Design measure_sys, start of the top module:
module measure_sys(
	input            sys_clk,
	input            sys_rst_n,
	input      [7:0] askdemod_data,    
	input      [9:0] fsk_demod,        
	input      [7:0] pskdemod_data,    
	output     [7:0] demod_data,
	output     [7:0] uart_mod_type,
	output    [15:0] uart_demod_fre,
	output     [7:0] uart_mod_depth,
	output reg [7:0] uart_delta_freq
);
Size: roughly 12000 cells after synthesis.
Settings: LEC_CHECK=0, CAP_MARGIN=15, CELL_PAD_IN_SITES_GLOBAL_PLACEMENT=3, CORE_ASPECT_RATIO=0.98, CORE_MARGIN=9, CORE_UTILIZATION=33, CTS_CLUSTER_DIAMETER=126, GPL_ROUTABILITY_DRIVEN=1, GPL_TIMING_DRIVEN=0, HOLD_SLACK_MARGIN=0.01, MAX_ROUTING_LAYER=met5, MIN_ROUTING_LAYER=met2, PLACE_DENSITY_LB_ADDON=0.09, SETUP_SLACK_MARGIN=-1.21, SLEW_MARGIN=35, TNS_END_PERCENT=80; clock period 50.2 ns.
run.sh (not shown) runs the stock make flow with config.mk's settings and CLKGATE_MAP_FILE=.
The first run reached the layout checks and failed them: negative setup slack.
Change:
Settings changed: CAP_MARGIN 15 to 20, CELL_PAD_IN_SITES_GLOBAL_PLACEMENT 3 to unset, CORE_ASPECT_RATIO 0.98 to unset, CORE_MARGIN 9 to 2, CORE_UTILIZATION 33 to 40, CTS_CLUSTER_DIAMETER 126 to unset, GPL_ROUTABILITY_DRIVEN 1 to unset, GPL_TIMING_DRIVEN 0 to unset, HOLD_SLACK_MARGIN 0.01 to unset, MAX_ROUTING_LAYER met5 to unset, MIN_ROUTING_LAYER met2 to unset, PLACE_DENSITY_LB_ADDON 0.09 to unset, SETUP_SLACK_MARGIN -1.21 to -2.0, SLEW_MARGIN 35 to 20, TNS_END_PERCENT 80 to unset.
Clock period 50.2 ns to 62.4 ns, I/O delays scaled along.
Result: This time the run finished with timing, DRC and antenna clean; critical path depth came out lower by 16; non-clock buffer count came out lower by 755; combinational power came out lower by 25%; cell count came out lower by 8.9%; register-to-register slack gains 3.9 ns; total power came out lower by 20%; clock power came out lower by 19%; core utilization came out higher by 3.7 points; area after synthesis is unchanged; cell area came out lower by 9.5%.
Change:
Settings changed: ABC_AREA set to 1, CORE_UTILIZATION 40 to 70, CTS_CLUSTER_DIAMETER set to 216, SETUP_SLACK_MARGIN -2.0 to unset, TNS_END_PERCENT set to 5.
Clock period 62.4 ns to 35.8 ns, I/O delays scaled along.
Now the flow stopped in global routing.
Die area shrinks by 42%.
Synthesized area grows by 1.5%.
Synthesized cell count grows by 17%.
Change:
Settings changed: CAP_MARGIN 20 to 0, CORE_UTILIZATION 70 to 72, CTS_CLUSTER_DIAMETER 216 to 194.
Clock period 35.8 ns to 37.5 ns, I/O delays scaled along.
The changed run failed in global routing with GRT-0232; die area drops by about 2.7%; synthesized area is unchanged; synthesized cell count is unchanged.
Change:
Settings changed: CAP_MARGIN 0 to 20, CTS_CLUSTER_DIAMETER 194 to unset, TNS_END_PERCENT 5 to unset.
Clock period 37.5 ns to 36.8 ns, I/O delays scaled along.
Result: The changed run stopped in global routing, error GRT-0116. Synthesized cell count is unchanged. Die area stays the same. Area after synthesis is unchanged.

========
Starting RTL as in the previous note.
clock: 100.0 ns
lec_check: 0
cap_margin: 5
cell_pad_in_sites_detail_placement: 1
core_aspect_ratio: 1.53
core_margin: 2
core_utilization: 40
cts_cluster_size: 75
gpl_routability_driven: 0
max_routing_layer: met4
slew_margin: 20
tns_end_percent: 5
Next try:
CAP_MARGIN = 25   (was 5)
CORE_ASPECT_RATIO = 0.93   (was 1.53)
CORE_MARGIN = 6   (was 2)
CORE_UTILIZATION = 16   (was 40)
PLACE_DENSITY_LB_ADDON = 0.27   (was not set)
SLEW_MARGIN = 10   (was 20)
The new run ran to the end with no violations. Flip-flop count stays the same. Clock skew falls by 0.020 ns. Sequential share of layout area falls by 0.83 points.
Next try:
CAP_MARGIN = 20   (was 25)
CELL_PAD_IN_SITES_DETAIL_PLACEMENT = not set   (was 1)
CORE_ASPECT_RATIO = not set   (was 0.93)
CORE_MARGIN = 2   (was 6)
CORE_UTILIZATION = 72   (was 16)
CTS_CLUSTER_SIZE = not set   (was 75)
GPL_ROUTABILITY_DRIVEN = not set   (was 0)
MAX_ROUTING_LAYER = not set   (was met4)
PLACE_DENSITY_LB_ADDON = not set   (was 0.27)
SLEW_MARGIN = 20   (was 10)
TNS_END_PERCENT = not set   (was 5)
clock period = 60.3 ns   (was 100.0 ns; I/O delays follow)
Effect: The new run finished clean. Final area came out lower by about 7.5%. Global-route usage came out higher by 29 points. Sequential cell count is unchanged. Area after synthesis does not change. Sequential power came out higher by 66%.

========
run 1:
measure_sys again, from the RTL that the note above started with.
Settings: LEC_CHECK=0, ABC_AREA=1, CAP_MARGIN=0, CORE_MARGIN=2, CORE_UTILIZATION=72, CTS_CLUSTER_DIAMETER=194, PLACE_DENSITY=0.64, SETUP_SLACK_MARGIN=-2.0, SLEW_MARGIN=20; clock period 37.3 ns.
As the logs show, run 1 stopped at global routing after a tool error, so it never reached the end of the flow.
[inputs] run 2 vs run 1
- SETUP_SLACK_MARGIN removed (was -2.0)
- PLACE_DENSITY changed from 0.64 to 0.37
- CAP_MARGIN changed from 0 to 20
- CTS_CLUSTER_DIAMETER changed from 194 to 377
- the clock period (ns, I/O delays scaled along) changed from 37.3 to 28.4
==> comparison <==
What ended run 2 was a tool error in clock tree synthesis; the run never finished. Comparing run 2 against run 1, there is no change at all in post-synth area from yosys stat. Going from run 1 to run 2, half-perimeter wire length after detailed placement grows by about 20%. Measured against each other, run 1 and run 2 differ in placed instance area, the higher figure coming from run 2. Between run 2 and run 1, the area after synthesis figures differ only marginally. Looking at post-place setup slack across both flows, run 2 is the weaker of the two, with run 1 ahead. From run 1 to run 2, number of top-level design ports did not move at all. Reported for run 1 and run 2, count of distinct cell types in the synthesized netlist turned out identical to the last digit.
> inputs changed (run 2 -> run 3)
- PLACE_DENSITY removed (was 0.37)
- CTS_CLUSTER_DIAMETER changed from 377 to 216
- CORE_UTILIZATION changed from 72 to 70
- SETUP_SLACK_MARGIN newly set to 5.0
- the clock period (ns, I/O delays scaled along) changed from 28.4 to 48.9
==> comparison <==
Run 3 against run 2; routability congestion estimate from global placement is down by a few percent. Taking run 2 as 1.0, run 3 lands at 0.68 on estimated wirelength of the detail-placed design. Run 2 → run 3: worst slack at placement saw an increase, full die area moved up, placed cell count decreased by 3070 relative to the old numbers, die width has increased. Run 3 went all the way through synthesis, placement and routing and the layout is clean on timing, DRC and antenna. Standard-cell row count of run 3 exceeds that of run 2 slightly. Taking run 2 as the reference point, the placeable core area of run 3 rises by about 3%.
Power is estimated from default activity; no workload was simulated.
